### design.v
module SatTruncFP
  #(
    parameter	NB_XI  	= 20,
    parameter	NBF_XI	= 12,
    parameter	NB_XO	= 8,
    parameter	NBF_XO	= 6
    )
   (
    input [(NB_XI)-1:0]  i_data,
    output [(NB_XO)-1:0] o_data
    );
   localparam	NBI_XI	=	NB_XI	-	NBF_XI;
   localparam	NBI_XO	=	NB_XO	-	NBF_XO;
   wire [NB_XO-1:0] 	 aux_Sat;
   wire [NBF_XO-1:0] 	 aux_trunc;
   wire 		 condicion;
   wire [NB_XO-1:0] 	 resultado1;
   wire [NB_XO-1:0] 	 resultado2;
	generate
	   if (NBF_XI >= NBF_XO)
	     begin
		assign	aux_trunc = i_data[(NBF_XI-1):(NBF_XI - NBF_XO)];
	     end
	   else
	     begin
		assign	aux_trunc = {i_data[NBF_XI-1:0],{(NBF_XO - NBF_XI){1'b0}}};
	     end
	   if (NBI_XI > NBI_XO)
	     begin
		assign	condicion		=	(i_data[(NB_XI-2)-:(NBI_XI-NBI_XO)] == {(NBI_XI-NBI_XO){i_data[NB_XI-1]}});
		assign	resultado1		=	{i_data[(NB_XI-1)],{(NB_XO-1){~i_data[(NB_XI-1)]}}};
		assign	resultado2		=	{i_data[(NB_XI-1)],i_data[NBF_XI +:NBI_XO-1],aux_trunc};
		assign	aux_Sat			=	condicion	?	resultado2	:	resultado1;
	     end
	   else
	     begin
		if (NBI_XO == NBI_XI)
                  assign  aux_Sat = {i_data[(NB_XI-1)-:NBI_XI],aux_trunc};
		else
		  assign  aux_Sat	= {{(NBI_XO - NBI_XI){i_data[NB_XI-1]}},i_data[(NB_XI-1)-:NBI_XI],aux_trunc};
	     end
	endgenerate
   assign	o_data=aux_Sat;
endmodule
module filtro_fir
  #(
    parameter WW_INPUT  = 8,
    parameter WW_OUTPUT = 8
    ) 
   (
    input 			  clk,
    input 			  i_en,
    input 			  i_srst,
    input signed [ WW_INPUT-1:0]  i_data,
    output signed [WW_OUTPUT-1:0] o_data
    );
  localparam WW_COEFF = 8;
   reg  signed [WW_INPUT           -1:0] register [14:1];
   wire signed [         WW_COEFF  -1:0] coeff    [14:0];
   wire signed [WW_INPUT+WW_COEFF  -1:0] prod     [14:0];
   wire signed [WW_INPUT+WW_COEFF+1-1:0] sum      [8:1]; 
   wire signed [WW_INPUT+WW_COEFF+2-1:0] sum1     [4:1]; 
   wire signed [WW_INPUT+WW_COEFF+3-1:0] sum2     [2:1]; 
   wire signed [WW_INPUT+WW_COEFF+4-1:0] sum3; 
   reg signed [WW_INPUT+WW_COEFF   -1:0] prod_d   [14:0];
   reg signed [WW_INPUT+WW_COEFF+4 -1:0] sum3_d;
   reg signed [WW_INPUT+WW_COEFF+1 -1:0] sum_d    [8:1];
    assign coeff[ 0] = 8'hFF;
    assign coeff[ 1] = 8'hFF;
    assign coeff[ 2] = 8'hFF;
    assign coeff[ 3] = 8'h00;
    assign coeff[ 4] = 8'h03;
    assign coeff[ 5] = 8'h08;
    assign coeff[ 6] = 8'h0D;
    assign coeff[ 7] = 8'h10;
    assign coeff[ 8] = 8'h0D;
    assign coeff[ 9] = 8'h08;
    assign coeff[10] = 8'h03;
    assign coeff[11] = 8'h00;
    assign coeff[12] = 8'hFF;
    assign coeff[13] = 8'hFF;
    assign coeff[14] = 8'hFF;
  always @(posedge clk) begin
    if (i_srst == 1'b1) begin
      register[ 1] <= {WW_INPUT{1'b0}};
      register[ 2] <= {WW_INPUT{1'b0}};
      register[ 3] <= {WW_INPUT{1'b0}};
      register[ 4] <= {WW_INPUT{1'b0}};
      register[ 5] <= {WW_INPUT{1'b0}};
      register[ 6] <= {WW_INPUT{1'b0}};
      register[ 7] <= {WW_INPUT{1'b0}};
      register[ 8] <= {WW_INPUT{1'b0}};
      register[ 9] <= {WW_INPUT{1'b0}};
      register[10] <= {WW_INPUT{1'b0}};
      register[11] <= {WW_INPUT{1'b0}};
      register[12] <= {WW_INPUT{1'b0}};
      register[13] <= {WW_INPUT{1'b0}};
      register[14] <= {WW_INPUT{1'b0}};
    end else begin
      if (i_en == 1'b1) begin
        register[ 1] <= i_data;
        register[ 2] <= register[ 1];
        register[ 3] <= register[ 2];
        register[ 4] <= register[ 3];
        register[ 5] <= register[ 4];
        register[ 6] <= register[ 5];
        register[ 7] <= register[ 6];
        register[ 8] <= register[ 7];
        register[ 9] <= register[ 8];
        register[10] <= register[ 9];
        register[11] <= register[10];
        register[12] <= register[11];
        register[13] <= register[12];
	    register[14] <= register[13];
      end
    end
  end
  assign prod[ 0] = coeff[ 0] * i_data;
  assign prod[ 1] = coeff[ 1] * register[ 1];
  assign prod[ 2] = coeff[ 2] * register[ 2];
  assign prod[ 3] = coeff[ 3] * register[ 3];
  assign prod[ 4] = coeff[ 4] * register[ 4];
  assign prod[ 5] = coeff[ 5] * register[ 5];
  assign prod[ 6] = coeff[ 6] * register[ 6];
  assign prod[ 7] = coeff[ 7] * register[ 7];
  assign prod[ 8] = coeff[ 8] * register[ 8];
  assign prod[ 9] = coeff[ 9] * register[ 9];
  assign prod[10] = coeff[10] * register[10];
  assign prod[11] = coeff[11] * register[11];
  assign prod[12] = coeff[12] * register[12];
  assign prod[13] = coeff[13] * register[13];
  assign prod[14] = coeff[14] * register[14];
  always@(posedge clk) begin
    prod_d[ 0] <= prod[ 0];
    prod_d[ 1] <= prod[ 1];
    prod_d[ 2] <= prod[ 2];
    prod_d[ 3] <= prod[ 3];
    prod_d[ 4] <= prod[ 4];
    prod_d[ 5] <= prod[ 5];
    prod_d[ 6] <= prod[ 6];
    prod_d[ 7] <= prod[ 7];
    prod_d[ 8] <= prod[ 8];
    prod_d[ 9] <= prod[ 9];
    prod_d[10] <= prod[10];
    prod_d[11] <= prod[11];
    prod_d[12] <= prod[12];
    prod_d[13] <= prod[13];
    prod_d[14] <= prod[14];
  end
  assign sum[ 1] = prod_d[ 0] + prod_d[ 1]; 
  assign sum[ 2] = prod_d[ 2] + prod_d[ 3];
  assign sum[ 3] = prod_d[ 4] + prod_d[ 5];
  assign sum[ 4] = prod_d[ 6] + prod_d[ 7];
  assign sum[ 5] = prod_d[08] + prod_d[ 9];
  assign sum[ 6] = prod_d[10] + prod_d[11];
  assign sum[ 7] = prod_d[12] + prod_d[13];
  assign sum[ 8] = {prod_d[14][WW_INPUT+WW_COEFF-1],prod_d[14]};
  always@(posedge clk) begin
    sum_d[1] <= sum[1];
    sum_d[2] <= sum[2];
    sum_d[3] <= sum[3];
    sum_d[4] <= sum[4];
    sum_d[5] <= sum[5];
    sum_d[6] <= sum[6];
    sum_d[7] <= sum[7];
    sum_d[8] <= sum[8];
  end
  assign sum1[ 1] = sum_d[ 1] + sum_d[ 2]; 
  assign sum1[ 2] = sum_d[ 3] + sum_d[ 4];
  assign sum1[ 3] = sum_d[ 5] + sum_d[ 6];
  assign sum1[ 4] = sum_d[ 7] + sum_d[ 8];
  assign sum2[ 1] = sum1[ 1] + sum1[ 2]; 
  assign sum2[ 2] = sum1[ 3] + sum1[ 4];
  assign sum3 = sum2[ 1] + sum2[ 2]; 
  always@(posedge clk)
    sum3_d <= sum3;
  SatTruncFP
	inst_SatTruncFP_dataB
	(
	  .i_data(	sum3_d	),
	  .o_data(	o_data	)
	);
endmodule
### run.sh
#!/bin/bash
# the make line also repeats each setting of config.mk as NAME=value (left out here)
make -C /OpenROAD-flow-scripts/flow DESIGN_CONFIG=/design/flow/config.mk WORK_HOME=/design/flow/orfs CLKGATE_MAP_FILE= finish
### config.mk
export PLATFORM = sky130hd
export DESIGN_NAME = filtro_fir
export DESIGN_NICKNAME = filtro_fir
export VERILOG_FILES = /design/flow/design.v
export SDC_FILE = /design/flow/constraint.sdc
export NUM_CORES = 4
export LEC_CHECK = 0
export ABC_AREA = 1
export CAP_MARGIN = 20
export CELL_PAD_IN_SITES_GLOBAL_PLACEMENT = 2
export CORE_MARGIN = 2
export CORE_UTILIZATION = 15
export GPL_ROUTABILITY_DRIVEN = 1
export HOLD_SLACK_MARGIN = 0.23
export PLACE_DENSITY_LB_ADDON = 0.17
export SETUP_SLACK_MARGIN = 0.72
export SLEW_MARGIN = 25
export TNS_END_PERCENT = 65
### constraint.sdc
create_clock -name core_clock -period 4.13 [get_ports {clk}]
set_input_delay 0.8260 -clock core_clock [delete_from_list [all_inputs] [get_ports {clk}]]
set_output_delay 0.8260 -clock core_clock [all_outputs]
set_load 0.01 [all_outputs]
==> results_slide.txt, run 1 <==
Implementation Results

Synthesis
  – Most common cell in the netlist: dfxtp_1
  – Area fraction in xor and xnor cells: 4.94%
  – Yosys simple share: 12.1%
  – Top cells, area: dfxtp_1 (42%), fa_1 (12%), ha_1 (10%)
  – Syn Inst Count: 2,117
  – Synth Cell Area: 0.0195 mm²
  – Mean post-synth cell area: 9.22 µm²
  – Yosys cell count: 2,117
  – Main synth FF type: dfxtp_1
  – Synth cell types: 40
  – Adder share: 22.9%
  – YS chip area: 0.0195 mm²
  – Commonest cells post-synth: dfxtp_1 (411), inv_1 (405), nand2_1 (346), a21oi_1 (166), ha_1 (163)
  – Main logic family: adder cells
  – Post-synth EDFFs: 0
  – YS warnings: 4
  – Cell taking the most area after synthesis: dfxtp_1
  – Floorplan Nets: 2,412
  – Share of the synthesized area in the top cell type: 42.2%
  – Synth mux share: 0%
  – Sequential area share after synthesis: 42.2%
  – Compound Share, Synth: 9.08%
  – Synthesis-stage register bit count: 411
  – Ys async rst share: 0%

Clock tree
  – Clk sink count: 411
  – CTS H-tree depth: 2
  – Cts hold-fix bufs: 0
  – Root Driver: clkbuf_16
  – Worst skew pair latency: 600 ps
  – Inserted Clock Buffers: 52
  – Clk buf depth: 3
  – Clock Pin Slew Worst Setup and Hold Paths: 70 ps
  – CTS tree: built

Worst setup path
  – CP top delay family: adder cells
  – Levels on crit path: 16
  – Reg2reg end: sum3_d[19]
  – Bufs and invs on worst path: 4
  – Crit-path max FO: 5
  – Reg-to-reg startpoint: sum_d[3][10]
  – Worst Setup Start Kind: flip-flop
  – Reg2reg setup slack: 460 ps
  – Arr. time, crit path: 4180 ps
  – Worst Setup SP: sum_d[3][10]
  – Slowest library cell on the worst path: fa_1
  – Slowest stage delay, CP: 490 ps
  – Critical-path cell list: inv_1, fa_1, inv_1, fa_2, fa_1, inv_1, fa_1, inv_2, ha_4, nand2_1, nor2_4, nand2_1, nand2_1, nand2_1, nand4_1, nand2_1
  – Crit Path Category: flip-flop to flip-flop
  – CP endpoint: sum3_d[19]
  – Cell mode on critical path: nand2_1
  – CP Capture Type: flip-flop
  – Worst EP required: 4630 ps
  – Length in cells of the worst reg-to-reg path: 16

Status
  – Outcome: timing/DRC/antenna clean

STA
  – Setup violators final: 0
  – Fin. max-slew vios: 0
  – Worst Tran Pin Value: 794 ps
  – Crit share post-route: 89.0%
  – Peak Freq: 272 MHz
  – Slew margin rel.: 46.7%
  – Setup TNS: 0 ps
  – Final min period: 3670 ps
  – Post-Route Skew: 18.3 ps
  – Hold Slack: 323 ps
  – RSZ-0062 raised after global routing: yes
  – Fin. Hold Viols: 0

Drt
  – Via count: 13,149
  – ANT nets after route: 0
  – Initial detailed-routing violation count: 527
  – DR pass1 iterations: 5
  – # DRC: 0
  – DR vias/cell: 3.33
  – Routed WL: 55,000 µm
  – WL per Instance: 13.9 µm

Global routing
  – Total GRT Usage: 8.44%
  – Wire length of the first global-routing pass: 85,800 µm
  – Largest net degree at the start of global routing: 77
  – Initial antenna violation count: 3
  – Gr ovfl total: 0
  – Vias in the first global route: 14,186

Job
  – Max Cap Violations: 0
  – Tool warnings: 33

Worst hold path
  – WHS Endpoint: sum_d[8][9]
  – Min-delay worst type: flip-flop to flip-flop
  – Hold_sp: prod_d[14][9]
  – Hold Path Depth: 0

Placement
  – Placed insts: 3,838
  – Placer Congestion: 0.727
  – Port Buf Inserts: 18
  – Post-DP HPWL: 43,100 µm

Cells and area
  – Post-route insts no fill: 3,954
  – Total of fill cells in the finished design: 14,344
  – Fin util: 18.8%
  – Final #Nets: 2,463
  – Synth-to-Final Area Change: 24.7%

Floorplan
  – Fp_density: 15.1%
  – Height of the die: 365 µm
  – Row count: 132
  – Core Region: 0.129 mm²
  – Chip area: 0.133 mm²
  – Chip width: 365 µm
  – I/O Pins: 19
[metal layers]
| metal | wire length (µm) | up-vias | global-route usage, % | share of wire, % |
|---|---|---|---|---|
| met5 | 0 | - | 0 | 0 |
| met4 | 991 | 0 | 2.07 | 1.8 |
| met3 | 1500 | 58 | 1.35 | 2.7 |
| met2 | 24500 | 114 | 13.4 | 44 |
| met1 | 28100 | 6227 | 11.8 | 51 |
| li1 | - | 6750 | - | - |
[metrics by stage]
stage,instance area [µm²],setup WS (ps)
after detailed placement,22000,251
after floorplan,19800,684
after CTS,24200,414
after global placement,22000,230
after global routing,24300,266
final,24300,456
[cell type report]
type	instances	area (µm²)	share of cell area, %
timing repair buffer	41	388	1.59
clock buffer	72	1490	6.11
antenna	1	2.50	0.0103
clock inverter	25	382	1.57
sequential	411	8240	33.9
multi-input combinational	1251	10100	41.5
inverter	411	1550	6.38
tap	1742	2180	8.95
[repair_timing]
action                     in CTS  in global routing
resized                        69                 45
pin swaps                      48                 45
buffers inserted               15                  3
setup endpoints to repair      18                 21
==> run 2: changes to the inputs <==
ABC_AREA = default   (was 1)
CELL_PAD_IN_SITES_GLOBAL_PLACEMENT = 3   (was 2)
CORE_UTILIZATION = 40   (was 15)
GPL_ROUTABILITY_DRIVEN = default   (was 1)
HOLD_SLACK_MARGIN = default   (was 0.23)
MAX_ROUTING_LAYER = met4   (was default)
PLACE_DENSITY_LB_ADDON = default   (was 0.17)
SETUP_SLACK_MARGIN = default   (was 0.72)
TNS_END_PERCENT = default   (was 65)
clock period = 5.5 ns   (was 4.13 ns; I/O delays follow)
==> run 2 against run 1 <==
Effect of this change:
- worst setup slack better by 230 ps
- core utilization up 27 points
- die size decreased by 63%
- clock skew shrank 7.7 ps
- critical endpoint is now sum3_d[18]
- sequential share of layout area rose by 4.8 points
- highest routed layer unchanged
- register-to-register slack improved by 230 ps
- cell area decreased by 13%
- routed wire length fell by 29%
==> results_slide.txt, run 2 <==
Implementation Results

Worst hold path
  – Hold Path Depth: 0 (unchanged)
  – Hold_sp: prod_d[2][8]
  – WHS Endpoint: sum_d[2][8]
  – Min-delay worst type: flip-flop to flip-flop

Global routing
  – Largest net degree at the start of global routing: 66 (-14%)
  – Vias in the first global route: 11,573 (-18%)
  – Gr busiest metal: met2
  – GRT met1 Usage: 22.8% (+11 points)
  – Gr ovfl total: 0 (unchanged)
  – Met2 Usage GRT: 26.7% (+13 points)
  – Wire length of the first global-routing pass: 63,500 µm (-26%)
  – Initial antenna violation count: 4 (+1)
  – Total GRT Usage: 17.0% (+8.6 points)
  – Met3 usage: 3.03% (+1.7 points)

Worst setup path
  – Worst Setup Start Kind: flip-flop
  – Crit-path max FO: 4 (-1)
  – Arr. time, crit path: 5290 ps (+1110 ps)
  – CP Capture Type: flip-flop
  – Reg2reg setup slack: 690 ps (+230 ps)
  – Levels on crit path: 16 (unchanged)
  – Bufs and invs on worst path: 4 (unchanged)
  – Slowest stage delay, CP: 610 ps (+120 ps)
  – Length in cells of the worst reg-to-reg path: 16 (unchanged)
  – Crit Path Category: flip-flop to flip-flop
  – CP top delay family: adder cells
  – Critical-path cell list: inv_1, fa_1, inv_1, fa_1, fa_1, inv_1, fa_1, inv_1, ha_1, a21oi_1, o2111ai_1, a31oi_1, o41ai_2, o21ai_1, or4b_2, o311ai_1
  – CP endpoint: sum3_d[18]
  – Slowest library cell on the worst path: or4b_2
  – Worst EP required: 5980 ps (+1350 ps)
  – Worst Setup SP: sum_d[1][9]
  – Reg2reg end: sum3_d[18]
  – Reg-to-reg startpoint: sum_d[1][9]

STA
  – Fin. Hold Viols: 0 (unchanged)
  – RSZ-0062 raised after global routing: no
  – Worst Tran Pin Value: 766 ps (-28.2 ps)
  – Fin worst setup slack: 688 ps (+232 ps)
  – Crit share post-route: 87.5% (-1.5 points)
  – Setup violators final: 0 (unchanged)
  – Final min period: 4810 ps (+1140 ps)
  – Fin. max-slew vios: 0 (unchanged)
  – Peak Freq: 208 MHz (-24%)
  – Slew margin rel.: 48.9% (+2.3 points)
  – Post-Route Skew: 10.7 ps (-7.66 ps)
  – Setup TNS: 0 ps (unchanged)

Clock tree
  – Clk sink count: 411 (unchanged)
  – Clk buf depth: 3 (unchanged)
  – Worst skew pair latency: 570 ps (-30 ps)
  – Root Driver: clkbuf_16
  – Cts hold-fix bufs: 0 (unchanged)
  – Post-CTS Resized: 0 (-100%)
  – Post-CTS setup buffer count: 0 (-15)
  – Clock Pin Slew Worst Setup and Hold Paths: 60 ps (about the same)
  – CTS H-tree depth: 2 (unchanged)
  – Inserted Clock Buffers: 46 (-12%)
  – CTS tree: built

Drt
  – Routed WL: 39,100 µm (-29%)
  – DR vias/cell: 4.50 (+35%)
  – DR pass1 iterations: 16 (+11)
  – Initial detailed-routing violation count: 420 (-20%)
  – # DRC: 0 (unchanged)
  – ANT nets after route: 0 (unchanged)
  – WL per Instance: 15.7 µm (+13%)
  – Via count: 11,216 (-15%)
  – Ant. Diodes: 0 (-1)

Status
  – Outcome: timing/DRC/antenna clean

Synthesis
  – Compound Share, Synth: 7.12% (-2.0 points)
  – Most common cell in the netlist: dfxtp_1
  – Top cells, area: dfxtp_1 (43%), fa_1 (13%), ha_1 (11%)
  – Commonest cells post-synth: dfxtp_1 (411), inv_1 (337), nor2_1 (166), ha_1 (163), fa_1 (121)
  – Yosys simple share: 6.76% (-5.3 points)
  – Main synth FF type: dfxtp_1
  – Adder share: 23.6% (+0.69 points)
  – Synth cell types: 52 (+30%)
  – Yosys cell count: 1,818 (-14%)
  – Main logic family: adder cells
  – Post-synth EDFFs: 0 (unchanged)
  – Cell taking the most area after synthesis: dfxtp_1
  – YS chip area: 0.0189 mm² (-2.9%)
  – Synth Cell Area: 0.0189 mm² (-2.9%)
  – Floorplan Nets: 2,113 (-12%)
  – Ys async rst share: 0% (unchanged)
  – Synth mux share: 6.03% (+6.0 points)
  – Mean post-synth cell area: 10.4 µm² (+13%)
  – Area fraction in xor and xnor cells: 5.64% (+0.70 points)
  – Sequential area share after synthesis: 43.4% (+1.3 points)
  – Synthesis-stage register bit count: 411 (unchanged)
  – Syn Inst Count: 1,818 (-14%)
  – YS warnings: 4 (unchanged)
  – Share of the synthesized area in the top cell type: 43.4% (+1.3 points)

Job
  – Max Cap Violations: 0 (unchanged)
  – Tool warnings: 32 (-3.0%)

Floorplan
  – Row count: 79 (-40%)
  – Core Region: 0.0467 mm² (-64%)
  – Chip area: 0.0491 mm² (-63%)
  – Height of the die: 222 µm (-39%)
  – I/O Pins: 19 (unchanged)
  – Chip width: 222 µm (-39%)
  – Fp_density: 40.6% (+26 points)

Placement
  – Port Buf Inserts: 18 (unchanged)
  – Post-DP HPWL: 30,400 µm (-30%)
  – Dpl cell area: 0.0198 mm² (-10%)
  – Placer Congestion: 0.778 (+7.0%)
  – Pre-CTS setup slack: 655 ps (+404 ps)

Cells and area
  – Cell area after layout: 0.0213 mm² (-13%)
  – Fin util: 45.6% (+27 points)
  – Final #Nets: 2,144 (-13%)
  – Synth-to-Final Area Change: 12.4%
==> run 2: cell type report <==
class | count | area (µm²)
Fill cell | 4537 | 25400
Multi-Input combinational cell | 1032 | 9300
Sequential cell | 411 | 8230
Clock buffer | 65 | 1350
Inverter | 337 | 1260
Tap cell | 607 | 759
Timing Repair Buffer | 21 | 201
Clock inverter | 19 | 183
==> run 2: stage by stage <==
step           hold WS, ps  instances
5_1_grt                316       2492
3_5_place_dp           312       2408
3_3_place_gp           310       2408
2_1_floorplan          310       1818
4_1_cts                323       2492
6_report               320       2492
==> run 2: per-layer routing <==
| layer | vias to the layer above | routed length, µm |
|---|---|---|
| li1 | 5830 | - |
| met4 | 0 | 747 |
| met2 | 112 | 17400 |
| met5 | - | 0 |
| met1 | 5215 | 19600 |
| met3 | 59 | 1320 |
==> run 3: changes to the inputs <==
ABC_AREA = 1   (was default)
CELL_PAD_IN_SITES_GLOBAL_PLACEMENT = default   (was 3)
CORE_ASPECT_RATIO = 0.88   (was default)
CORE_UTILIZATION = 72   (was 40)
CTS_CLUSTER_DIAMETER = 388   (was default)
CTS_CLUSTER_SIZE = 13   (was default)
HOLD_SLACK_MARGIN = 0.29   (was default)
MAX_ROUTING_LAYER = default   (was met4)
PLACE_DENSITY_LB_ADDON = 0.16   (was default)
SETUP_SLACK_MARGIN = 0.25   (was default)
SLEW_MARGIN = 20   (was 25)
TNS_END_PERCENT = 60   (was default)
clock period = 2.67 ns   (was 5.5 ns; I/O delays follow)
==> run 3 against run 2 <==
Effect of this change:
- the layout now fails its checks (setup timing)
- hold slack improved by 2.1 ps
- critical path type unchanged
- count of clock-buffer cells in the layout is 27 lower
- final cell count increased by 2.2%
- first-iteration DRC count rose by 120%
- clock skew rose by 2.8 ps
- non-clock buffer count is 65 higher
- core utilization grew 38 points
- flip-flop count is the same
- cell area is 4.9% higher
==> results_slide.txt, run 3 <==
Implementation Results

Global routing
  – Met3 usage: 3.93% (+0.90 points)
  – Gr busiest metal: met2
  – Vias in the first global route: 14,381 (+24%)
  – Largest net degree at the start of global routing: 96 (+45%)
  – Total GRT Usage: 31.7% (+15 points)
  – Gr ovfl total: 0 (unchanged)
  – GRT met1 Usage: 41.1% (+18 points)
  – Wire length of the first global-routing pass: 72,400 µm (+14%)
  – Met2 Usage GRT: 56.6% (+30 points)
  – Initial antenna violation count: 1 (-3)

Worst setup path
  – Worst Setup SP: sum_d[6][10]
  – Levels on crit path: 15 (-1)
  – Length in cells of the worst reg-to-reg path: 15 (-1)
  – Worst Setup Start Kind: flip-flop
  – CP endpoint: sum3_d[15]
  – Crit Path Category: flip-flop to flip-flop
  – Reg2reg end: sum3_d[15]
  – Reg-to-reg startpoint: sum_d[6][10]
  – Slowest stage delay, CP: 550 ps (-60 ps)
  – Arr. time, crit path: 4190 ps (-1100 ps)
  – Slowest library cell on the worst path: fa_2
  – CP Capture Type: flip-flop
  – Worst EP required: 3100 ps (-2880 ps)
  – Critical-path cell list: inv_4, fa_2, inv_4, fa_1, fa_1, inv_2, fa_1, inv_2, ha_4, nand2_2, inv_2, nand3_4, o21a_1, nand2_1, xor2_1
  – Bufs and invs on worst path: 5 (+1)
  – CP top delay family: adder cells
  – Crit-path max FO: 5 (+1)
  – Reg2reg setup slack: -1090 ps (-1780 ps)

Floorplan
  – Core Region: 0.0266 mm² (-43%)
  – I/O Pins: 19 (unchanged)
  – Chip area: 0.0284 mm² (-42%)
  – Chip width: 180 µm (-19%)
  – Fp_density: 73.3% (+33 points)
  – Row count: 56 (-29%)
  – Height of the die: 158 µm (-29%)

STA
  – Post-Route Skew: 13.5 ps (+2.84 ps)
  – Final min period: 3760 ps (-1050 ps)
  – Fin. Hold Viols: 0 (unchanged)
  – Slew margin rel.: 34.4% (-15 points)
  – Fin. max-slew vios: 0 (unchanged)
  – Setup violators final: 17 (+17)
  – Worst Tran Pin Value: 985 ps (+219 ps)
  – Fin worst setup slack: -1090 ps (-1780 ps)
  – Peak Freq: 266 MHz (+28%)
  – Crit share post-route: 141% (+53 points)
  – RSZ-0062 raised after global routing: yes

Clock tree
  – CTS tree: built
  – Clk sink count: 411 (unchanged)
  – Worst skew pair latency: 520 ps (-50 ps)
  – CTS H-tree depth: 2 (unchanged)
  – Clk buf depth: 3 (unchanged)
  – Inserted Clock Buffers: 37 (-20%)
  – Clock Pin Slew Worst Setup and Hold Paths: 60 ps (about the same)
  – Root Driver: clkbuf_16
  – Cts hold-fix bufs: 0 (unchanged)

Synthesis
  – Floorplan Nets: 2,412 (+14%)
  – Ys async rst share: 0% (unchanged)
  – Main synth FF type: dfxtp_1
  – Syn Inst Count: 2,117 (+16%)
  – Cell taking the most area after synthesis: dfxtp_1
  – Compound Share, Synth: 9.08% (+2.0 points)
  – Top cells, area: dfxtp_1 (42%), fa_1 (12%), ha_1 (10%)
  – Synth cell types: 40 (-23%)
  – Share of the synthesized area in the top cell type: 42.2% (-1.3 points)
  – Yosys cell count: 2,117 (+16%)
  – Yosys simple share: 12.1% (+5.3 points)
  – Most common cell in the netlist: dfxtp_1
  – Synth Cell Area: 0.0195 mm² (+3.0%)
  – Synth mux share: 0% (-6.0 points)
  – Commonest cells post-synth: dfxtp_1 (411), inv_1 (405), nand2_1 (346), a21oi_1 (166), ha_1 (163)
  – Main logic family: adder cells
  – YS warnings: 4 (unchanged)
  – Sequential area share after synthesis: 42.2% (-1.3 points)
  – Post-synth EDFFs: 0 (unchanged)
  – Mean post-synth cell area: 9.22 µm² (-12%)
  – YS chip area: 0.0195 mm² (+3.0%)
  – Area fraction in xor and xnor cells: 4.94% (-0.70 points)
  – Synthesis-stage register bit count: 411 (unchanged)
  – Adder share: 22.9% (-0.69 points)

Cells and area
  – Post-route insts no fill: 2,547 (+2.2%)
  – Final #Nets: 2,493 (+16%)
  – Cell area after layout: 0.0223 mm² (+4.9%)
  – Fin util: 83.9% (+38 points)
  – Synth-to-Final Area Change: 14.5%

Worst hold path
  – Hold_sp: prod_d[2][15]
  – WHS Endpoint: sum_d[2][15]
  – Hold Path Depth: 0 (unchanged)
  – Min-delay worst type: flip-flop to flip-flop

Placement
  – Post-DP HPWL: 31,700 µm (+4.3%)
  – Port Buf Inserts: 18 (unchanged)
  – Pre-CTS setup slack: -1020 ps (-1670 ps)
  – Placer Congestion: 0.914 (+18%)
  – Dpl cell area: 0.0207 mm² (+4.8%)
  – Placed insts: 2,496 (+3.7%)

Job
  – Tool warnings: 33 (+3.1%)
  – Max Cap Violations: 0 (unchanged)

Drt
  – Routed WL: 44,200 µm (+13%)
  – DR pass1 iterations: 5 (-11)
  – WL per Instance: 17.4 µm (+11%)
  – # DRC: 0 (unchanged)
  – Via count: 13,966 (+25%)
  – DR vias/cell: 5.48 (+22%)
  – Ant. Diodes: 0 (unchanged)
  – Initial detailed-routing violation count: 915 (+120%)
  – ANT nets after route: 0 (unchanged)

Status
  – Layout Check Failures: setup timing
  – Outcome: finished with violations
## run 3: repair_timing
action                                  CTS  global route
hold endpoints to repair                  0             0
resized                                 105            55
endpoints found under the setup margin   35            32
pin swaps                                69            51
setup buffers                            10             1
## run 3: metal layers
layer | share of wire, % | wire [µm] | vias to the layer above
met2 | 50 | 22100 | 394
met5 | 0.029 | 13 | -
met1 | 43 | 19000 | 6701
li1 | - | - | 6775
met4 | 2.4 | 1080 | 2
met3 | 4.6 | 2050 | 94
## run 3: final cells by class
type | instances | area, µm²
clock inverter | 2 | 23.8
multi-input combinational | 1251 | 10400
inverter | 411 | 1550
tap | 348 | 435
sequential | 411 | 8270
fill | 1491 | 4290
timing repair buffer | 86 | 726
clock buffer | 38 | 951
## run 3: through the flow
step	TNS, ps	hold WS (ps)
after floorplan	-9350	310
after global placement	-12420	310
after detailed placement	-13140	312
after CTS	-13350	321
after global routing	-16060	328
final	-13100	323
==> run 4: changes to the inputs <==
ABC_AREA = default   (was 1)
CELL_PAD_IN_SITES_GLOBAL_PLACEMENT = 3   (was default)
CORE_ASPECT_RATIO = default   (was 0.88)
CORE_UTILIZATION = 40   (was 72)
CTS_CLUSTER_DIAMETER = 64   (was 388)
CTS_CLUSTER_SIZE = default   (was 13)
GPL_ROUTABILITY_DRIVEN = 0   (was default)
HOLD_SLACK_MARGIN = 0.15   (was 0.29)
MAX_ROUTING_LAYER = met4   (was default)
PLACE_DENSITY_LB_ADDON = 0.11   (was 0.16)
SETUP_SLACK_MARGIN = -0.32   (was 0.25)
SLEW_MARGIN = 25   (was 20)
TNS_END_PERCENT = 45   (was 60)
clock period = 4.31 ns   (was 2.67 ns; I/O delays follow)
==> run 4 against run 3 <==
Effect of this change:
- the layout still fails its checks (setup timing)
- core utilization down 37 points
- largest cell class unchanged
- global-route usage fell by 15 points
- highest routed layer is now met4
==> results_slide.txt, run 4 <==
Implementation Results

Status
  – Outcome: finished with violations
  – Layout Check Failures: setup timing

Drt
  – WL per Instance: 15.3 µm (-12%)
  – DR pass1 iterations: 15 (+10)
  – Routed WL: 38,700 µm (-12%)
  – ANT nets after route: 0 (unchanged)
  – Ant. Diodes: 0 (unchanged)
  – Via count: 11,358 (-19%)
  – Initial detailed-routing violation count: 395 (-57%)
  – # DRC: 0 (unchanged)
  – DR vias/cell: 4.50 (-18%)

STA
  – Fin. Hold Viols: 0 (unchanged)
  – Peak Freq: 225 MHz (-15%)
  – Setup TNS: -139 ps (+12,960 ps)
  – Fin worst setup slack: -129 ps (+963 ps)
  – Fin. max-slew vios: 0 (unchanged)
  – Post-Route Skew: 13.3 ps (-0.182 ps)
  – Final min period: 4440 ps (+677 ps)
  – Setup violators final: 2 (-15)
  – Slew margin rel.: 36.7% (+2.4 points)
  – Crit share post-route: 103% (-38 points)
  – Worst Tran Pin Value: 949 ps (-35.7 ps)

Clock tree
  – Clk buf depth: 3 (unchanged)
  – Cts hold-fix bufs: 0 (unchanged)
  – Post-CTS setup buffer count: 0 (-10)
  – Root Driver: clkbuf_16
  – Worst skew pair latency: 570 ps (+50 ps)
  – Inserted Clock Buffers: 48 (+30%)
  – CTS H-tree depth: 2 (unchanged)
  – CTS tree: built
  – Clock Pin Slew Worst Setup and Hold Paths: 60 ps (about the same)
  – Clk sink count: 411 (unchanged)

Floorplan
  – Fp_density: 40.6% (-33 points)
  – Row count: 79 (+41%)
  – I/O Pins: 19 (unchanged)
  – Chip area: 0.0491 mm² (+73%)
  – Height of the die: 222 µm (+40%)
  – Core Region: 0.0467 mm² (+75%)
  – Chip width: 222 µm (+23%)

Global routing
  – Total GRT Usage: 16.8% (-15 points)
  – Gr ovfl total: 0 (unchanged)
  – Vias in the first global route: 11,655 (-19%)
  – Largest net degree at the start of global routing: 80 (-17%)
  – Wire length of the first global-routing pass: 62,900 µm (-13%)
  – Initial antenna violation count: 4 (+3)

Synthesis
  – Post-synth EDFFs: 0 (unchanged)
  – Ys async rst share: 0% (unchanged)
  – Commonest cells post-synth: dfxtp_1 (411), inv_1 (337), nor2_1 (166), ha_1 (163), fa_1 (121)
  – YS warnings: 4 (unchanged)
  – Syn Inst Count: 1,818 (-14%)
  – Synth cell types: 52 (+30%)
  – Floorplan Nets: 2,113 (-12%)
  – Synth mux share: 6.03% (+6.0 points)
  – Synth Cell Area: 0.0189 mm² (-2.9%)
  – YS chip area: 0.0189 mm² (-2.9%)
  – Top cells, area: dfxtp_1 (43%), fa_1 (13%), ha_1 (11%)
  – Share of the synthesized area in the top cell type: 43.4% (+1.3 points)
  – Area fraction in xor and xnor cells: 5.64% (+0.70 points)
  – Adder share: 23.6% (+0.69 points)
  – Mean post-synth cell area: 10.4 µm² (+13%)
  – Compound Share, Synth: 7.12% (-2.0 points)
  – Sequential area share after synthesis: 43.4% (+1.3 points)
  – Synthesis-stage register bit count: 411 (unchanged)
  – Cell taking the most area after synthesis: dfxtp_1
  – Main synth FF type: dfxtp_1
  – Main logic family: adder cells
  – Most common cell in the netlist: dfxtp_1
  – Yosys simple share: 6.76% (-5.3 points)
  – Yosys cell count: 1,818 (-14%)

Worst hold path
  – WHS Endpoint: sum_d[8][3]
  – Hold_sp: prod_d[14][3]
  – Hold Path Depth: 0 (unchanged)
  – Min-delay worst type: flip-flop to flip-flop

Placement
  – Port Buf Inserts: 18 (unchanged)
  – Post-DP HPWL: 29,900 µm (-5.7%)

Worst setup path
  – Slowest library cell on the worst path: fa_1
  – Slowest stage delay, CP: 580 ps (+30 ps)
  – Crit Path Category: flip-flop to flip-flop
  – Worst EP required: 4780 ps (+1680 ps)
  – Levels on crit path: 16 (+1)
  – Bufs and invs on worst path: 4 (-1)
  – Reg-to-reg startpoint: sum_d[5][12]
  – Worst Setup Start Kind: flip-flop
  – Worst Setup SP: sum_d[5][12]
  – Arr. time, crit path: 4910 ps (+720 ps)
  – Reg2reg end: sum3_d[18]
  – CP Capture Type: flip-flop
  – Length in cells of the worst reg-to-reg path: 16 (+1)
  – CP endpoint: sum3_d[18]
  – Cell mode on critical path: fa_1
  – CP top delay family: adder cells
  – Reg2reg setup slack: -130 ps (+960 ps)
  – Critical-path cell list: inv_2, fa_1, inv_1, fa_1, fa_1, inv_1, fa_1, inv_1, ha_1, o21ai_1, nand2b_1, a31oi_2, o41ai_4, o21ai_2, or4b_4, o311ai_2
  – Crit-path max FO: 3 (-2)

Cells and area
  – Final #Nets: 2,173 (-13%)
  – Total of fill cells in the finished design: 4,472 (+200%)
  – Fin util: 46.6% (-37 points)
  – Synth-to-Final Area Change: 14.9%

Job
  – Tool warnings: 30 (-9.1%)
  – Max Cap Violations: 0 (unchanged)
## run 4: cell type report
type | count | area [µm²] | area share (%)
multi-input combinational | 1032 | 9380 | 43.1
clock buffer | 69 | 1400 | 6.45
timing repair buffer | 48 | 404 | 1.86
sequential | 411 | 8230 | 37.8
inverter | 337 | 1260 | 5.82
tap | 607 | 759 | 3.49
clock inverter | 21 | 317 | 1.46
## run 4: what timing repair did
action / CTS / global route
gates resized: 12 / 5
pin swaps: 5 / 6
setup endpoints to repair: 1 / 2
## run 4: metal layers
layer / vias up / track usage [%] / wire length [µm] / part of all wire, %
met1: 5302 / 22.4 / 19200 / 50
met3: 49 / 2.97 / 1160 / 3.0
met4: 0 / 4.01 / 656 / 1.7
met5: - / - / 0 / 0
li1: 5905 / - / - / -
met2: 102 / 26.6 / 17700 / 46
## run 4: stage by stage
stage                     instances  instance area, µm²  setup slack [ps]  hold slack (ps)
after global routing           2525               21800              -319              321
after detailed placement       2435               20000              -357              312
after floorplan                1818               18900              -130              310
after CTS                      2525               21700              -222              312
after global placement         2435               20000              -270              311
final                          2525               21800              -129              317
==> run 5: changes to the inputs <==
ABC_AREA = 1   (was default)
CELL_PAD_IN_SITES_GLOBAL_PLACEMENT = default   (was 3)
CORE_UTILIZATION = 51   (was 40)
CTS_CLUSTER_DIAMETER = default   (was 64)
CTS_CLUSTER_SIZE = 98   (was default)
GPL_ROUTABILITY_DRIVEN = default   (was 0)
HOLD_SLACK_MARGIN = default   (was 0.15)
MAX_ROUTING_LAYER = default   (was met4)
PLACE_DENSITY_LB_ADDON = default   (was 0.11)
SETUP_SLACK_MARGIN = default   (was -0.32)
SLEW_MARGIN = 20   (was 25)
TNS_END_PERCENT = 10   (was 45)
clock period = 2.16 ns   (was 4.31 ns; I/O delays follow)
==> run 5 against run 4 <==
Effect of this change:
- the layout still fails its checks (setup timing)
- critical path type unchanged
- first-iteration DRC count grew 44%
- critical path depth did not move
- synthesized cell count increased by 16%
==> results_slide.txt, run 5 <==
Implementation Results

Synthesis
  – Adder share: 22.9% (-0.69 points)
  – Synthesis-stage register bit count: 411 (unchanged)
  – Synth cell types: 40 (-23%)
  – Compound Share, Synth: 9.08% (+2.0 points)
  – YS warnings: 4 (unchanged)
  – Floorplan Nets: 2,412 (+14%)
  – Most common cell in the netlist: dfxtp_1
  – Syn Inst Count: 2,117 (+16%)
  – Synth mux share: 0% (-6.0 points)
  – Top cells, area: dfxtp_1 (42%), fa_1 (12%), ha_1 (10%)
  – Post-synth EDFFs: 0 (unchanged)
  – Synth Cell Area: 0.0195 mm² (+3.0%)
  – Sequential area share after synthesis: 42.2% (-1.3 points)
  – Yosys simple share: 12.1% (+5.3 points)
  – Share of the synthesized area in the top cell type: 42.2% (-1.3 points)
  – YS chip area: 0.0195 mm² (+3.0%)
  – Yosys cell count: 2,117 (+16%)
  – Ys async rst share: 0% (unchanged)
  – Area fraction in xor and xnor cells: 4.94% (-0.70 points)
  – Main synth FF type: dfxtp_1
  – Main logic family: adder cells
  – Cell taking the most area after synthesis: dfxtp_1
  – Mean post-synth cell area: 9.22 µm² (-12%)
  – Commonest cells post-synth: dfxtp_1 (411), inv_1 (405), nand2_1 (346), a21oi_1 (166), ha_1 (163)

Worst hold path
  – Hold_sp: i_en
  – WHS Endpoint: register[6][3]
  – Hold Path Depth: 3 (+3)
  – Min-delay worst type: input port to flip-flop

Cells and area
  – Final #Nets: 2,541 (+17%)
  – Synth-to-Final Area Change: 19.4%
  – Total of fill cells in the finished design: 3,269 (-27%)

STA
  – Fin worst setup slack: -1520 ps (-1390 ps)
  – Worst Tran Pin Value: 499 ps (-450 ps)
  – Peak Freq: 272 MHz (+21%)
  – Fin. Hold Viols: 0 (unchanged)
  – Fin. max-slew vios: 0 (unchanged)
  – Slew margin rel.: 66.6% (+30 points)
  – RSZ-0062 raised after global routing: yes
  – Setup violators final: 35 (+33)
  – Hold Slack: 263 ps (-53.8 ps)
  – Final min period: 3680 ps (-757 ps)
  – Crit share post-route: 170% (+67 points)
  – Post-Route Skew: 20.7 ps (+7.41 ps)

Drt
  – WL per Instance: 14.8 µm (-3.8%)
  – DR pass1 iterations: 5 (-10)
  – DR vias/cell: 4.78 (+6.3%)
  – Via count: 13,352 (+18%)
  – Routed WL: 41,200 µm (+6.3%)
  – # DRC: 0 (unchanged)
  – Initial detailed-routing violation count: 567 (+44%)
  – ANT nets after route: 0 (unchanged)
  – Ant. Diodes: 0 (unchanged)

Job
  – Tool warnings: 33 (+10%)
  – Max Cap Violations: 0 (unchanged)

Global routing
  – Largest net degree at the start of global routing: 80 (unchanged)
  – Vias in the first global route: 13,730 (+18%)
  – Gr ovfl total: 0 (unchanged)
  – Initial antenna violation count: 0 (-4)
  – GRT met1 Usage: 28.7% (+6.4 points)
  – Wire length of the first global-routing pass: 68,700 µm (+9.2%)
  – Gr busiest metal: met2
  – Met3 usage: 3.68% (+0.71 points)
  – Met2 Usage GRT: 37.2% (+11 points)
  – Total GRT Usage: 22.0% (+5.2 points)

Status
  – Outcome: finished with violations
  – Layout Check Failures: setup timing

Floorplan
  – I/O Pins: 19 (unchanged)
  – Height of the die: 200 µm (-9.9%)
  – Row count: 71 (-10%)
  – Chip width: 200 µm (-9.9%)
  – Chip area: 0.0398 mm² (-19%)
  – Core Region: 0.0377 mm² (-19%)
  – Fp_density: 51.8% (+11 points)

Worst setup path
  – Bufs and invs on worst path: 4 (unchanged)
  – Crit Path Category: flip-flop to flip-flop
  – Slowest stage delay, CP: 630 ps (+50 ps)
  – Worst Setup SP: sum_d[3][10]
  – Worst EP required: 2620 ps (-2160 ps)
  – Reg2reg end: sum3_d[19]
  – Levels on crit path: 16 (unchanged)
  – Arr. time, crit path: 4140 ps (-770 ps)
  – Reg-to-reg startpoint: sum_d[3][10]
  – CP top delay family: adder cells
  – Length in cells of the worst reg-to-reg path: 16 (unchanged)
  – Reg2reg setup slack: -1520 ps (-1390 ps)
  – Crit-path max FO: 5 (+2)
  – CP Capture Type: flip-flop
  – Cell mode on critical path: nand2_1
  – Worst Setup Start Kind: flip-flop
  – CP endpoint: sum3_d[19]
  – Slowest library cell on the worst path: fa_1
  – Critical-path cell list: inv_1, fa_1, inv_2, fa_2, fa_1, inv_2, fa_2, inv_2, ha_4, nand2_2, nor2_2, nand2_1, nand2_1, nand2_1, nand4_1, nand2_1

Placement
  – Port Buf Inserts: 18 (unchanged)
  – Placer Congestion: 0.848
  – Post-DP HPWL: 31,800 µm (+6.6%)
  – Pre-CTS setup slack: -1550 ps (-1190 ps)

Clock tree
  – Clock Pin Slew Worst Setup and Hold Paths: 60 ps (about the same)
  – Inserted Clock Buffers: 45 (-6.3%)
  – Clk buf depth: 3 (unchanged)
  – Worst skew pair latency: 570 ps (about the same)
  – CTS H-tree depth: 2 (unchanged)
  – Clk sink count: 411 (unchanged)
  – CTS tree: built
  – Root Driver: clkbuf_16
==> run 5: area by class of cell <==
cell class,instances,area (µm²),area share [%]
clock buffers,59,1220,5.23
clock inverters,23,395,1.70
inverters,411,1550,6.66
multi-input cells,1251,10200,43.8
flip-flops and latches,411,8250,35.4
well taps,511,639,2.74
repair buffers,126,1040,4.47
==> run 5: layer usage <==
| layer | wire length (µm) | vias to the layer above |
|---|---|---|
| li1 | - | 6909 |
| met1 | 19200 | 6187 |
| met2 | 19300 | 189 |
| met3 | 1520 | 67 |
| met4 | 1130 | 0 |
| met5 | 0 | - |
==> run 5: per-stage QoR <==
| stage | area (µm²) | instances | utilization, % | TNS [ps] |
|---|---|---|---|---|
| 2_1_floorplan | 19800 | 2117 | - | -20430 |
| 3_3_place_gp | 21300 | 2707 | 56.5 | -26540 |
| 3_5_place_dp | 21300 | 2707 | 56.5 | -26770 |
| 4_1_cts | 23200 | 2792 | 61.6 | -25690 |
| 5_1_grt | 23300 | 2792 | 61.8 | -29490 |
| 6_report | 23300 | 2792 | 61.8 | -25030 |
==> run 5: what timing repair did <==
| item | CTS | global route |
|---|---|---|
| setup buffers | 3 | 0 |
| resized | 71 | 43 |
| pin swaps | 20 | 28 |
| setup endpoints to repair | 38 | 40 |
| hold buffers | 0 | 0 |
==> run 6: changes to the inputs <==
CELL_PAD_IN_SITES_GLOBAL_PLACEMENT = 0   (was default)
CORE_UTILIZATION = 72   (was 51)
CTS_CLUSTER_SIZE = 40   (was 98)
GPL_ROUTABILITY_DRIVEN = 0   (was default)
MIN_ROUTING_LAYER = met1   (was default)
PLACE_DENSITY_LB_ADDON = 0.04   (was default)
SETUP_SLACK_MARGIN = 0.69   (was default)
SLEW_MARGIN = 0   (was 20)
TNS_END_PERCENT = default   (was 10)
clock period = 2.94 ns   (was 2.16 ns; I/O delays follow)
==> run 6 against run 5 <==
Effect of this change:
- still fails the layout checks on setup timing
- largest cell class unchanged
- worst setup slack better by 750 ps
- register-to-register slack better by 750 ps
- synthesized cell count stayed put
- via count is 7.0% higher
==> results_slide.txt, run 6 <==
Implementation Results

Status
  – Outcome: finished with violations
  – Layout Check Failures: setup timing

Synthesis
  – Synthesis-stage register bit count: 411 (unchanged)
  – Area fraction in xor and xnor cells: 4.94% (unchanged)
  – Commonest cells post-synth: dfxtp_1 (411), inv_1 (405), nand2_1 (346), a21oi_1 (166), ha_1 (163)
  – YS chip area: 0.0195 mm² (unchanged)
  – YS warnings: 4 (unchanged)
  – Compound Share, Synth: 9.08% (unchanged)
  – Yosys simple share: 12.1% (unchanged)
  – Sequential area share after synthesis: 42.2% (unchanged)
  – Synth mux share: 0% (unchanged)
  – Top cells, area: dfxtp_1 (42%), fa_1 (12%), ha_1 (10%)
  – Post-synth EDFFs: 0 (unchanged)
  – Most common cell in the netlist: dfxtp_1
  – Cell taking the most area after synthesis: dfxtp_1
  – Adder share: 22.9% (unchanged)
  – Mean post-synth cell area: 9.22 µm² (unchanged)
  – Floorplan Nets: 2,412 (unchanged)
  – Share of the synthesized area in the top cell type: 42.2% (unchanged)
  – Main logic family: adder cells
  – Synth Cell Area: 0.0195 mm² (unchanged)
  – Yosys cell count: 2,117 (unchanged)
  – Ys async rst share: 0% (unchanged)
  – Main synth FF type: dfxtp_1
  – Syn Inst Count: 2,117 (unchanged)
  – Synth cell types: 40 (unchanged)

Worst setup path
  – Worst EP required: 3410 ps (+790 ps)
  – Length in cells of the worst reg-to-reg path: 17 (+1)
  – CP endpoint: sum3_d[15]
  – Crit-path max FO: 4 (-1)
  – Bufs and invs on worst path: 5 (+1)
  – Slowest library cell on the worst path: fa_1
  – Worst Setup Start Kind: flip-flop
  – Levels on crit path: 17 (+1)
  – Crit Path Category: flip-flop to flip-flop
  – Reg2reg end: sum3_d[15]
  – Reg-to-reg startpoint: sum_d[1][8]
  – Reg2reg setup slack: -780 ps (+750 ps)
  – CP top delay family: adder cells
  – Arr. time, crit path: 4190 ps (+50 ps)
  – Critical-path cell list: inv_1, fa_1, inv_2, fa_1, fa_1, inv_1, fa_1, inv_2, ha_4, nand2_1, nand2_1, nand3_1, nand2_2, inv_2, o21a_1, nand2_1, xor2_1
  – Worst Setup SP: sum_d[1][8]
  – Slowest stage delay, CP: 560 ps (-70 ps)
  – Cell mode on critical path: fa_1
  – CP Capture Type: flip-flop

Drt
  – WL per Instance: 17.9 µm (+22%)
  – Via count: 14,292 (+7.0%)
  – Initial detailed-routing violation count: 847 (+49%)
  – DR pass1 iterations: 5 (unchanged)
  – Ant. Diodes: 0 (unchanged)
  – DR vias/cell: 5.56 (+16%)
  – Routed WL: 46,100 µm (+12%)
  – ANT nets after route: 0 (unchanged)
  – # DRC: 0 (unchanged)

STA
  – Fin worst setup slack: -776 ps (+746 ps)
  – Worst Tran Pin Value: 619 ps (+120 ps)
  – Post-Route Skew: 11.7 ps (-9.04 ps)
  – Fin. Hold Viols: 0 (unchanged)
  – RSZ-0062 raised after global routing: yes
  – Final min period: 3720 ps (+34.1 ps)
  – Setup violators final: 14 (-60%)
  – Peak Freq: 269 MHz (-0.92%)
  – Fin. max-slew vios: 0 (unchanged)
  – Slew margin rel.: 58.8% (-7.9 points)
  – Crit share post-route: 126% (-44 points)

Cells and area
  – Fin util: 86.0% (+24 points)
  – Cell area after layout: 0.0230 mm² (-1.1%)
  – Post-route insts no fill: 2,571 (-7.9%)
  – Synth-to-Final Area Change: 18.0%
  – Final #Nets: 2,494 (-1.8%)

Floorplan
  – Core Region: 0.0268 mm² (-29%)
  – Height of the die: 169 µm (-16%)
  – Row count: 60 (-15%)
  – Chip width: 169 µm (-16%)
  – Chip area: 0.0284 mm² (-29%)
  – I/O Pins: 19 (unchanged)
  – Fp_density: 72.8% (+21 points)

Worst hold path
  – WHS Endpoint: sum_d[2][1]
  – Hold_sp: prod_d[2][1]
  – Hold Path Depth: 0 (-3)
  – Min-delay worst type: flip-flop to flip-flop

Clock tree
  – Clk buf depth: 3 (unchanged)
  – Clock Pin Slew Worst Setup and Hold Paths: 60 ps (about the same)
  – Root Driver: clkbuf_16
  – Clk sink count: 411 (unchanged)
  – CTS tree: built
  – Cts hold-fix bufs: 0 (unchanged)
  – Inserted Clock Buffers: 41 (-8.9%)
  – Worst skew pair latency: 560 ps (about the same)
  – CTS H-tree depth: 2 (unchanged)

Global routing
  – Vias in the first global route: 14,573 (+6.1%)
  – Gr ovfl total: 0 (unchanged)
  – Wire length of the first global-routing pass: 71,100 µm (+3.4%)
  – Initial antenna violation count: 0 (unchanged)
  – Total GRT Usage: 31.5% (+9.5 points)
  – Largest net degree at the start of global routing: 135 (+69%)

Placement
  – Post-DP HPWL: 30,500 µm (-4.1%)
  – Placed insts: 2,463 (-9.0%)
  – Dpl cell area: 0.0208 mm² (-2.2%)
  – Port Buf Inserts: 18 (unchanged)

Job
  – Max Cap Violations: 0 (unchanged)
  – Tool warnings: 35 (+6.1%)
==> run 6: metrics by stage <==
step | hold slack [ps] | setup WS [ps] | TNS, ps
5_1_grt | 329 | -892 | -11080
2_1_floorplan | 310 | -484 | -5570
6_report | 321 | -776 | -9590
3_3_place_gp | 310 | -650 | -8050
4_1_cts | 324 | -694 | -8930
3_5_place_dp | 312 | -732 | -8980
==> run 6: final cells by class <==
type / instances / area (µm²)
multi-input cells: 1251 / 10600
repair buffers: 83 / 729
fillers: 1381 / 3760
well taps: 341 / 427
inverters: 411 / 1550
flip-flops and latches: 411 / 8290
clock buffers: 50 / 1120
clock inverters: 24 / 288
==> run 6: what timing repair did <==
| item | 4_1_cts | 5_1_grt |
|---|---|---|
| setup endpoints to repair | 32 | 35 |
| pin swaps | 53 | 41 |
| buffers inserted | 23 | 11 |
| gates resized | 98 | 93 |
==> run 6: layer usage <==
layer / vias up / global-route usage (%) / share of wire (%)
met5: - / 0 / 0
met4: 0 / 12.8 / 4.5
met3: 151 / 4.47 / 4.7
met2: 431 / 56.2 / 51
met1: 6892 / 38.5 / 40
li1: 6818 / - / -
==> run 7: changes to the inputs <==
CTS_CLUSTER_DIAMETER = 376   (was default)
CTS_CLUSTER_SIZE = 15   (was 40)
HOLD_SLACK_MARGIN = -0.09   (was default)
SETUP_SLACK_MARGIN = -0.07   (was 0.69)
SLEW_MARGIN = 10   (was 0)
clock period = 2.67 ns   (was 2.94 ns; I/O delays follow)
==> run 7 against run 6 <==
Effect of this change:
- still fails the layout checks on setup timing
- routed wire length shrank 5.3%
- count of clock-buffer cells in the layout shrank 19
- flip-flop count is the same
- global-route usage shrank 0.29 points
- via count shrank 2.9%
- synthesized cell count is the same
==> results_slide.txt, run 7 <==
Implementation Results

Synthesis
  – Top cells, area: dfxtp_1 (42%), fa_1 (12%), ha_1 (10%)
  – Sequential area share after synthesis: 42.2% (unchanged)
  – Syn Inst Count: 2,117 (unchanged)
  – Synth cell types: 40 (unchanged)
  – Area fraction in xor and xnor cells: 4.94% (unchanged)
  – Share of the synthesized area in the top cell type: 42.2% (unchanged)
  – Floorplan Nets: 2,412 (unchanged)
  – Adder share: 22.9% (unchanged)
  – Commonest cells post-synth: dfxtp_1 (411), inv_1 (405), nand2_1 (346), a21oi_1 (166), ha_1 (163)
  – Synth Cell Area: 0.0195 mm² (unchanged)
  – Main synth FF type: dfxtp_1
  – Yosys cell count: 2,117 (unchanged)
  – Compound Share, Synth: 9.08% (unchanged)
  – Post-synth EDFFs: 0 (unchanged)
  – Yosys simple share: 12.1% (unchanged)
  – Cell taking the most area after synthesis: dfxtp_1
  – Main logic family: adder cells
  – Synth mux share: 0% (unchanged)
  – Mean post-synth cell area: 9.22 µm² (unchanged)
  – YS warnings: 4 (unchanged)
  – Ys async rst share: 0% (unchanged)
  – Synthesis-stage register bit count: 411 (unchanged)
  – Most common cell in the netlist: dfxtp_1
  – YS chip area: 0.0195 mm² (unchanged)

Worst setup path
  – Cell mode on critical path: fa_1
  – Worst EP required: 3200 ps (-210 ps)
  – Worst Setup Start Kind: flip-flop
  – Critical-path cell list: inv_4, fa_2, inv_4, fa_1, inv_1, fa_1, fa_1, inv_2, ha_4, nand4_1, nor2_2, nand4_1, nand3_1, nand2_1, nand2_1
  – CP endpoint: sum3_d[19]
  – Reg2reg end: sum3_d[19]
  – Slowest library cell on the worst path: fa_2
  – Length in cells of the worst reg-to-reg path: 15 (-2)
  – Crit Path Category: flip-flop to flip-flop
  – Arr. time, crit path: 4250 ps (+60 ps)
  – Slowest stage delay, CP: 550 ps (about the same)
  – CP top delay family: adder cells
  – Levels on crit path: 15 (-2)
  – Crit-path max FO: 6 (+2)
  – CP Capture Type: flip-flop
  – Reg-to-reg startpoint: sum_d[6][10]
  – Worst Setup SP: sum_d[6][10]
  – Bufs and invs on worst path: 4 (-1)
  – Reg2reg setup slack: -1050 ps (-270 ps)

Global routing
  – Vias in the first global route: 14,315 (-1.8%)
  – Total GRT Usage: 31.2% (-0.29 points)
  – Largest net degree at the start of global routing: 135 (unchanged)
  – Gr ovfl total: 0 (unchanged)
  – Initial antenna violation count: 0 (unchanged)
  – Met2 Usage GRT: 57.2% (+0.98 points)
  – GRT met1 Usage: 39.2% (+0.74 points)
  – Gr busiest metal: met2
  – Met3 usage: 3.02% (-1.4 points)
  – Wire length of the first global-routing pass: 70,700 µm (-0.51%)

Worst hold path
  – Hold Path Depth: 0 (unchanged)
  – WHS Endpoint: sum_d[6][8]
  – Min-delay worst type: flip-flop to flip-flop
  – Hold_sp: prod_d[10][8]

Placement
  – Dpl cell area: 0.0207 mm² (-0.69%)
  – Port Buf Inserts: 18 (unchanged)
  – Pre-CTS setup slack: -1020 ps (-292 ps)
  – Placed insts: 2,485 (+0.89%)
  – Post-DP HPWL: 30,900 µm (+1.3%)

STA
  – Fin. max-slew vios: 0 (unchanged)
  – Final min period: 3720 ps (+3.77 ps)
  – Hold Slack: 322 ps (+1.09 ps)
  – Worst Tran Pin Value: 602 ps (-16.5 ps)
  – Setup violators final: 18 (+4)
  – Fin. Hold Viols: 0 (unchanged)
  – Fin worst setup slack: -1050 ps (-274 ps)
  – Post-Route Skew: 17.6 ps (+5.85 ps)
  – Peak Freq: 269 MHz (-0.10%)
  – Crit share post-route: 139% (+13 points)
  – RSZ-0062 raised after global routing: yes
  – Slew margin rel.: 59.9% (+1.1 points)

Drt
  – WL per Instance: 17.3 µm (-3.7%)
  – Ant. Diodes: 0 (unchanged)
  – Via count: 13,884 (-2.9%)
  – Routed WL: 43,700 µm (-5.3%)
  – DR pass1 iterations: 6 (+1)
  – ANT nets after route: 0 (unchanged)
  – Initial detailed-routing violation count: 903 (+6.6%)
  – # DRC: 0 (unchanged)
  – DR vias/cell: 5.49 (-1.2%)

Cells and area
  – Post-route insts no fill: 2,529 (-1.6%)
  – Fin util: 82.0% (-4.0 points)
  – Final #Nets: 2,483 (-0.44%)
  – Cell area after layout: 0.0220 mm² (-4.6%)
  – Synth-to-Final Area Change: 12.6%

Clock tree
  – Inserted Clock Buffers: 31 (-24%)
  – Clock Pin Slew Worst Setup and Hold Paths: 80 ps (+20 ps)
  – Cts hold-fix bufs: 0 (unchanged)
  – Clk buf depth: 3 (unchanged)
  – CTS tree: built
  – Worst skew pair latency: 580 ps (+20 ps)
  – Root Driver: clkbuf_16
  – CTS H-tree depth: 1 (-1)
  – Clk sink count: 411 (unchanged)

Floorplan
  – Chip area: 0.0284 mm² (unchanged)
  – Chip width: 169 µm (unchanged)
  – Core Region: 0.0268 mm² (unchanged)
  – Height of the die: 169 µm (unchanged)
  – I/O Pins: 19 (unchanged)
  – Fp_density: 72.8% (unchanged)
  – Row count: 60 (unchanged)

Status
  – Outcome: finished with violations
  – Layout Check Failures: setup timing

Job
  – Max Cap Violations: 0 (unchanged)
  – Tool warnings: 35 (unchanged)
-- run 7: layout make-up --
| cell class | count | area (µm²) |
|---|---|---|
| fill | 1606 | 4830 |
| timing repair buffer | 82 | 734 |
| inverter | 411 | 1550 |
| clock buffer | 31 | 776 |
| sequential | 411 | 8260 |
| clock inverter | 2 | 20.0 |
| multi-input combinational | 1251 | 10200 |
| tap | 341 | 427 |
-- run 7: repair_timing --
item / in CTS / in global routing
hold endpoints to repair: 0 / 0
pin swaps: 34 / 52
endpoints found under the setup margin: 23 / 29
setup buffers: 3 / 9
cloned: 0 / 0
gates resized: 47 / 80
-- run 7: stage by stage --
step                      setup TNS, ps
after global routing             -16560
after CTS                        -13970
after global placement           -12050
final                            -14090
after detailed placement         -13100
after floorplan                   -9350
-- run 7: per-layer routing --
| layer | vias to the layer above | routed length [µm] |
|---|---|---|
| li1 | 6750 | - |
| met1 | 6690 | 18200 |
| met2 | 342 | 22300 |
| met3 | 102 | 1720 |
| met4 | 0 | 1430 |
| met5 | - | 0 |
